==> 12-19 <==
Design axi_timer_counter_top, start of the top module:
module axi_timer_counter_top #(
  parameter AXI_ADDR_BW_p = 12     
) (
  input logic  clk,
  input logic  rst_n,
  input logic [AXI_ADDR_BW_p-1:0] i_axi_awaddr,
  input logic  i_axi_awvalid,
  input logic [31:0] i_axi_wdata,
  input logic i_axi_wvalid,
  input logic i_axi_bready,
  input logic [AXI_ADDR_BW_p-1:0] i_axi_araddr,
  input logic i_axi_arvalid,
  input logic i_axi_rready,
  output logic o_axi_awready,
  output logic o_axi_wready,
  output logic [1:0] o_axi_bresp,
  output logic o_axi_bvalid,
  output logic o_axi_arready,
  output logic [31:0] o_axi_rdata,
  output logic [1:0] o_axi_rresp,
  output logic o_axi_rvalid,
  output logic o_cnt0_done,
  output logic o_cnt1_done
);
Settings: LEC_CHECK=0, CAP_MARGIN=5, CORE_MARGIN=2, CORE_UTILIZATION=72, CTS_CLUSTER_SIZE=17, PLACE_DENSITY=0.64, SETUP_SLACK_MARGIN=-0.19, SLEW_MARGIN=20; clock period 2.59 ns.
run.sh (not shown) runs the stock make flow with config.mk's settings and CLKGATE_MAP_FILE=.
==> 09-18: changes against 12-19 <==
==> flow/config.mk (replaced) <==
export PLATFORM = sky130hd
export DESIGN_NAME = axi_timer_counter_top
export DESIGN_NICKNAME = axi_timer_counter_top
export VERILOG_FILES = /design/flow/design.v
export SDC_FILE = /design/flow/constraint.sdc
export NUM_CORES = 4
export LEC_CHECK = 0
export ABC_AREA = 1
export CAP_MARGIN = 20
export CORE_MARGIN = 2
export CORE_UTILIZATION = 68
export CTS_CLUSTER_DIAMETER = 88
export HOLD_SLACK_MARGIN = -0.09
export SLEW_MARGIN = 20
==> flow/constraint.sdc (replaced) <==
create_clock -name core_clock -period 3.07 [get_ports {clk}]
set_input_delay 0.6140 -clock core_clock [delete_from_list [all_inputs] [get_ports {clk}]]
set_output_delay 0.6140 -clock core_clock [all_outputs]
set_load 0.01 [all_outputs]
==> 09-22: changes against 12-19 <==
==> flow/config.mk (replaced) <==
export PLATFORM = sky130hd
export DESIGN_NAME = axi_timer_counter_top
export DESIGN_NICKNAME = axi_timer_counter_top
export VERILOG_FILES = /design/flow/design.v
export SDC_FILE = /design/flow/constraint.sdc
export NUM_CORES = 4
export LEC_CHECK = 0
export CAP_MARGIN = 20
export CELL_PAD_IN_SITES_DETAIL_PLACEMENT = 2
export CELL_PAD_IN_SITES_GLOBAL_PLACEMENT = 3
export CORE_MARGIN = 2
export CORE_UTILIZATION = 42
export SLEW_MARGIN = 20
==> flow/constraint.sdc (replaced) <==
create_clock -name core_clock -period 5.0 [get_ports {clk}]
set_input_delay 1.0000 -clock core_clock [delete_from_list [all_inputs] [get_ports {clk}]]
set_output_delay 1.0000 -clock core_clock [all_outputs]
set_load 0.01 [all_outputs]
==> notes <==
12-19 never finished: it broke off in global routing (5_1_grt) with GRT-0116. 09-22 completed without violations. 09-18 finished with timing, DRC and antenna clean. Against 09-22, the die area of 09-18 is smaller by about 30%. Flip-flop count is the same in 09-22 and 09-18. Power: 09-18 is larger than 09-22 (about 56%). Between 09-22 and 09-18, the lower via count is in 09-22 (gap 25%, measured against 09-18). In 09-22 the area after synthesis is smaller than in 09-18, by about 12%. Of 09-22 and 09-18, 09-18 has the higher synthesized cell count (gap about 37%, measured against 09-18). In 09-22 the fmax is lower than in 09-18, by 29%. Between 09-22 and 09-18, the lower count of clock-buffer cells in the layout is in 09-18 (gap 15).
==> figures <==
Hold Path Origin: 09-22 axi_timer_inst.s_cnt0_load_value[29]; 09-18 rst_n; 12-19 -
Drt first-iter violations: 09-22 1023; 09-18 3094; 12-19 -
Slew @ Worst Pin: 09-22 0.954 ns; 09-18 1.10 ns; 12-19 -
HPWL after detailed placement: 09-22 42.3 mm; 09-18 42.6 mm; 12-19 39.3 mm
Placed Cells: 09-22 2119; 09-18 2961; 12-19 2136
Core Footprint: 09-22 36300 um^2; 09-18 25300 um^2; 12-19 21000 um^2
Non-filler cells in the finished layout: 09-22 2183; 09-18 3017; 12-19 -
Critical path destination: 09-22 timer_counter_inst.s_cnt0_value[30]; 09-18 timer_counter_inst.s_cnt0_value[26]; 12-19 -
Share of the final layout cell area in sequential cells: 09-22 0.374; 09-18 0.337; 12-19 -
Run status: 09-22 no timing/DRC/antenna violations; 09-18 no timing/DRC/antenna violations; 12-19 stopped before the end
Last stage reached: 09-22 -; 09-18 -; 12-19 global routing (5_1_grt)
Count of non-CTS buffers in the layout: 09-22 126; 09-18 151; 12-19 -
Post-route setup TNS: 09-22 0 ns; 09-18 0 ns; 12-19 -
Synth-to-layout area growth: 09-22 17.1%; 09-18 14.0%; 12-19 -
# diodes: 09-22 2; 09-18 0; 12-19 -
Largest stage delay on the critical path: 09-22 0.65 ns; 09-18 0.46 ns; 12-19 -
Most frequent cell after synthesis: 09-22 sky130_fd_sc_hd__nor2_1; 09-18 sky130_fd_sc_hd__nand2_1; 12-19 sky130_fd_sc_hd__nor2_1

---

==> job 9706 <==
Starting RTL as in the previous note.
// axi_timer_counter_top
module axi_timer_counter_top #(
  parameter AXI_ADDR_BW_p = 12     
) (
  input logic  clk,
  input logic  rst_n,
  input logic [AXI_ADDR_BW_p-1:0] i_axi_awaddr,
  input logic  i_axi_awvalid,
  input logic [31:0] i_axi_wdata,
  input logic i_axi_wvalid,
  input logic i_axi_bready,
  input logic [AXI_ADDR_BW_p-1:0] i_axi_araddr,
  input logic i_axi_arvalid,
  input logic i_axi_rready,
  output logic o_axi_awready,
  output logic o_axi_wready,
  output logic [1:0] o_axi_bresp,
  output logic o_axi_bvalid,
  output logic o_axi_arready,
  output logic [31:0] o_axi_rdata,
  output logic [1:0] o_axi_rresp,
  output logic o_axi_rvalid,
  output logic o_cnt0_done,
  output logic o_cnt1_done
);
==> flow/config.mk <==
export PLATFORM = sky130hd
export DESIGN_NAME = axi_timer_counter_top
export DESIGN_NICKNAME = axi_timer_counter_top
export VERILOG_FILES = /design/flow/design.v
export SDC_FILE = /design/flow/constraint.sdc
export NUM_CORES = 4
export LEC_CHECK = 0
export CAP_MARGIN = 20
export CELL_PAD_IN_SITES_DETAIL_PLACEMENT = 2
export CELL_PAD_IN_SITES_GLOBAL_PLACEMENT = 3
export CORE_MARGIN = 2
export CORE_UTILIZATION = 29
export MAX_ROUTING_LAYER = met4
export SLEW_MARGIN = 20
export TNS_END_PERCENT = 30
==> flow/constraint.sdc <==
create_clock -name core_clock -period 5.0 [get_ports {clk}]
set_input_delay 1.0000 -clock core_clock [delete_from_list [all_inputs] [get_ports {clk}]]
set_output_delay 1.0000 -clock core_clock [all_outputs]
set_load 0.01 [all_outputs]
==> job 5731: changes against job 9706 <==
Settings changed: CELL_PAD_IN_SITES_DETAIL_PLACEMENT 2 to unset, CELL_PAD_IN_SITES_GLOBAL_PLACEMENT 3 to unset, CORE_UTILIZATION 29 to 69, CTS_CLUSTER_SIZE set to 17, MAX_ROUTING_LAYER met4 to unset, SETUP_SLACK_MARGIN set to -0.25, TNS_END_PERCENT 30 to unset.
==> flow/constraint.sdc (replaced) <==
create_clock -name core_clock -period 3.29 [get_ports {clk}]
set_input_delay 0.6580 -clock core_clock [delete_from_list [all_inputs] [get_ports {clk}]]
set_output_delay 0.6580 -clock core_clock [all_outputs]
set_load 0.01 [all_outputs]
==> job 899: changes against job 9706 <==
Settings changed: CELL_PAD_IN_SITES_DETAIL_PLACEMENT 2 to unset, CELL_PAD_IN_SITES_GLOBAL_PLACEMENT 3 to unset, CORE_UTILIZATION 29 to 8, MAX_ROUTING_LAYER met4 to unset, TNS_END_PERCENT 30 to unset.
==> flow/constraint.sdc (replaced) <==
create_clock -name core_clock -period 5.91 [get_ports {clk}]
set_input_delay 1.1820 -clock core_clock [delete_from_list [all_inputs] [get_ports {clk}]]
set_output_delay 1.1820 -clock core_clock [all_outputs]
set_load 0.01 [all_outputs]
==> results <==
metric	job 899	job 9706	job 5731
Run status	finished clean	finished clean	finished with violations
Violated checks	-	-	setup timing
Fraction of area in registers	0.329	0.364	0.374
Met1 wire length	19.2 mm	31.1 mm	19.0 mm
FP Rows	160	84	54
Clock network power	2.00 mW	2.84 mW	3.41 mW
Final worst clock skew	10.7 ps	23.4 ps	26.2 ps
Non-Clock Buffer Count	125	132	153
Setup repair after global routing missed its margin	false	false	-
Post-route non-filler standard cell count	4214	2417	2014
Die x size	442 µm	234 µm	153 µm
Power density over cell area	209 nW/µm²	299 nW/µm²	416 nW/µm²
Worst setup startpoint	axi_timer_inst.s_cnt0_count_up$_SDFFE_PN0P_	axi_timer_inst.s_cnt0_count_up$_SDFFE_PN0P_	axi_timer_inst.s_cnt1_count_up$_SDFFE_PN0P_
Last element of the critical path	timer_counter_inst.s_cnt0_value[30]$_SDFF_PN0_	timer_counter_inst.s_cnt0_value[30]$_SDFF_PN0_	timer_counter_inst.s_cnt1_value[18]$_SDFF_PN0_
Global routing met3 resource utilization	0.00419	0.0289	0.0740
Area added between synthesis and finish	32.9%	20.2%	17.0%
Clk pwr share	0.469	0.513	0.455
Total CTS buffers	28	39	31
Maximum number of pins on one net before global-route repair	94	66	116

---

==> job 9022: inputs <==
axi_timer_counter_top again, from the RTL that the note above started with.
make LEC_CHECK=0 CAP_MARGIN=20 CELL_PAD_IN_SITES_DETAIL_PLACEMENT=2 CELL_PAD_IN_SITES_GLOBAL_PLACEMENT=3 CORE_ASPECT_RATIO=1.81 CORE_MARGIN=2 CORE_UTILIZATION=29 CTS_CLUSTER_DIAMETER=396 GPL_ROUTABILITY_DRIVEN=0 HOLD_SLACK_MARGIN=-0.06 MAX_ROUTING_LAYER=met4 PLACE_DENSITY_LB_ADDON=0.17 SLEW_MARGIN=20 TNS_END_PERCENT=30 finish   # period 2.75 ns
==> job 9655: changes against job 9022 <==
CELL_PAD_IN_SITES_DETAIL_PLACEMENT = not set   (was 2)
CELL_PAD_IN_SITES_GLOBAL_PLACEMENT = not set   (was 3)
CORE_ASPECT_RATIO = not set   (was 1.81)
CORE_UTILIZATION = 40   (was 29)
CTS_CLUSTER_DIAMETER = not set   (was 396)
GPL_ROUTABILITY_DRIVEN = not set   (was 0)
HOLD_SLACK_MARGIN = not set   (was -0.06)
MAX_ROUTING_LAYER = not set   (was met4)
PLACE_DENSITY_LB_ADDON = not set   (was 0.17)
TNS_END_PERCENT = not set   (was 30)
==> flow/constraint.sdc (replaced) <==
create_clock -name core_clock -period 4.34 [get_ports {clk}]
set_input_delay 0.8680 -clock core_clock [delete_from_list [all_inputs] [get_ports {clk}]]
set_output_delay 0.8680 -clock core_clock [all_outputs]
set_load 0.01 [all_outputs]
==> job 9750: changes against job 9022 <==
CAP_MARGIN = 30   (was 20)
CELL_PAD_IN_SITES_GLOBAL_PLACEMENT = 1   (was 3)
CORE_ASPECT_RATIO = 1.49   (was 1.81)
CORE_MARGIN = 4   (was 2)
CORE_UTILIZATION = 70   (was 29)
CTS_CLUSTER_DIAMETER = not set   (was 396)
GPL_ROUTABILITY_DRIVEN = not set   (was 0)
HOLD_SLACK_MARGIN = not set   (was -0.06)
PLACE_DENSITY_LB_ADDON = not set   (was 0.17)
SLEW_MARGIN = 25   (was 20)
TNS_END_PERCENT = not set   (was 30)
==> flow/constraint.sdc (replaced) <==
create_clock -name core_clock -period 5.0 [get_ports {clk}]
set_input_delay 1.0000 -clock core_clock [delete_from_list [all_inputs] [get_ports {clk}]]
set_output_delay 1.0000 -clock core_clock [all_outputs]
set_load 0.01 [all_outputs]
==> summary of the runs <==
Job 9655 completed without violations. Job 9022 finished but fails on setup timing. Job 9750 stopped in 3_1_place_gp_skip_io.
Against job 9655, the final cell count of job 9022 is larger by about 20%.
Against job 9022, the setup slack of job 9655 is better by 0.93 ns.
Register-to-register slack: job 9655 is higher than job 9022 (0.93 ns).
Count of clock-buffer cells in the layout is the same in job 9655 and job 9022.
Of job 9655 and job 9022, job 9022 has the higher sequential power (gap 37%, measured against job 9022).

---

==> job 8734: inputs <==
axi_timer_counter_top again, from the RTL that the note above started with.
Settings: LEC_CHECK=0, CAP_MARGIN=5, CORE_MARGIN=2, CORE_UTILIZATION=69, CTS_CLUSTER_SIZE=17, SETUP_SLACK_MARGIN=0.74, SLEW_MARGIN=20; clock period 2.59 ns.
==> job 7592 (differences from job 8734) <==
- CAP_MARGIN: 5 -> 20
- CELL_PAD_IN_SITES_DETAIL_PLACEMENT: unset -> 2
- CELL_PAD_IN_SITES_GLOBAL_PLACEMENT: unset -> 3
- CORE_UTILIZATION: 69 -> 29
- CTS_CLUSTER_SIZE: 17 -> unset
- HOLD_SLACK_MARGIN: unset -> -0.06
- MAX_ROUTING_LAYER: unset -> met5
- SETUP_SLACK_MARGIN: 0.74 -> unset
- TNS_END_PERCENT: unset -> 30
==> flow/constraint.sdc (replaced) <==
create_clock -name core_clock -period 2.75 [get_ports {clk}]
set_input_delay 0.5500 -clock core_clock [delete_from_list [all_inputs] [get_ports {clk}]]
set_output_delay 0.5500 -clock core_clock [all_outputs]
set_load 0.01 [all_outputs]
==> summary of the runs <==
Job 8734 died in clock tree synthesis (4_1_cts) (DPL-0038). Job 7592 finished with negative setup slack left.
Against job 7592, the die size of job 8734 is lower by about 60%.
Synthesized cell count is the same in job 8734 and job 7592.
In area after synthesis, job 7592 and job 8734 do not differ.
==> figures <==
|  | job 8734 | job 7592 |
|---|---|---|
| Die Y-Extent | 153 um | 234 um |
| Placed cells | 2138 | 2591 |
| Worst slack, placed | -0.348 ns | -0.599 ns |
| Total half-perimeter wirelength after legalization and detailed placement | 38100 um | 52000 um |
| Result of the run | did not finish | finished with violations |
| Failing step | clock tree synthesis (4_1_cts) | - |
| Layout check failures | - | negative setup slack |
| Area of the die | 0.0235 mm^2 | 0.0548 mm^2 |
| Floorplan row count | 54 | 84 |
| Placer's final routability congestion estimate | 1.02 | 0.874 |
| Total cell area at the placement stage | 0.0188 mm^2 | 0.0194 mm^2 |
| Die Wd | 153 um | 234 um |
| Fp_density | 0.704 | 0.293 |
| Standard cell core area | 0.0218 mm^2 | 0.0524 mm^2 |

---

==> exp/maple: inputs <==
axi_timer_counter_top again, from the RTL that the note above started with.
// axi_timer_counter_top
module axi_timer_counter_top #(
  parameter AXI_ADDR_BW_p = 12     
) (
  input logic  clk,
  input logic  rst_n,
  input logic [AXI_ADDR_BW_p-1:0] i_axi_awaddr,
  input logic  i_axi_awvalid,
  input logic [31:0] i_axi_wdata,
  input logic i_axi_wvalid,
  input logic i_axi_bready,
  input logic [AXI_ADDR_BW_p-1:0] i_axi_araddr,
  input logic i_axi_arvalid,
  input logic i_axi_rready,
  output logic o_axi_awready,
  output logic o_axi_wready,
  output logic [1:0] o_axi_bresp,
  output logic o_axi_bvalid,
  output logic o_axi_arready,
  output logic [31:0] o_axi_rdata,
  output logic [1:0] o_axi_rresp,
  output logic o_axi_rvalid,
  output logic o_cnt0_done,
  output logic o_cnt1_done
);
clock: 5.8 ns
lec_check: 0
abc_area: 0
cap_margin: 20
cell_pad_in_sites_detail_placement: 1
cell_pad_in_sites_global_placement: 2
core_aspect_ratio: 0.51
core_margin: 9
core_utilization: 19
cts_cluster_size: 11
gpl_routability_driven: 1
hold_slack_margin: -0.01
max_routing_layer: met4
min_routing_layer: met2
place_density_lb_addon: 0.08
setup_slack_margin: 1.71
slew_margin: 5
tns_end_percent: 10
==> exp/juniper (differences from exp/maple) <==
- ABC_AREA: 0 -> 1
- CORE_ASPECT_RATIO: 0.51 -> 0.54
- CTS_CLUSTER_SIZE: 11 -> 31
- HOLD_SLACK_MARGIN: -0.01 -> 0.3
- MIN_ROUTING_LAYER: met2 -> not set
==> flow/constraint.sdc (replaced) <==
create_clock -name core_clock -period 5.71 [get_ports {clk}]
set_input_delay 1.1420 -clock core_clock [delete_from_list [all_inputs] [get_ports {clk}]]
set_output_delay 1.1420 -clock core_clock [all_outputs]
set_load 0.01 [all_outputs]
==> qor summary <==
|  | exp/juniper | exp/maple |
|---|---|---|
| Run status | complete, no violations | complete, no violations |
| Total number of tap cells | 1,203 | 1,050 |
| Startpoint of the most critical hold path | axi_timer_inst.s_cnt1_compare_value[31]$_SDFFE_PN0P_ | axi_timer_inst.s_cnt1_src$_SDFFE_PN0P_ |
| Ys cells | 2,569 | 1,627 |
| MI comb area | 0.00906 mm^2 | 0.00829 mm^2 |
| Critical Path Sink | timer_counter_inst.s_cnt1_value[30]$_SDFF_PN0_ | timer_counter_inst.s_cnt0_value[31]$_SDFF_PN0_ |
| Overall power after layout | 4.69 mW | 4.63 mW |
| Data-path buffer share of cell area in the final layout | 6.10% | 6.76% |
| Placement-stage worst setup slack | 1660 ps | 1430 ps |
| Seq. pwr | 2.16 mW | 2.13 mW |
| Buffers outside the clock class | 137 | 136 |
| Share of the cycle needed by the critical path after routing | 64.4% | 70.0% |
| Total combinational power | 255 uW | 195 uW |
| Clock network area share | 5.15% | 5.88% |
Power and IR drop assume default switching activity.
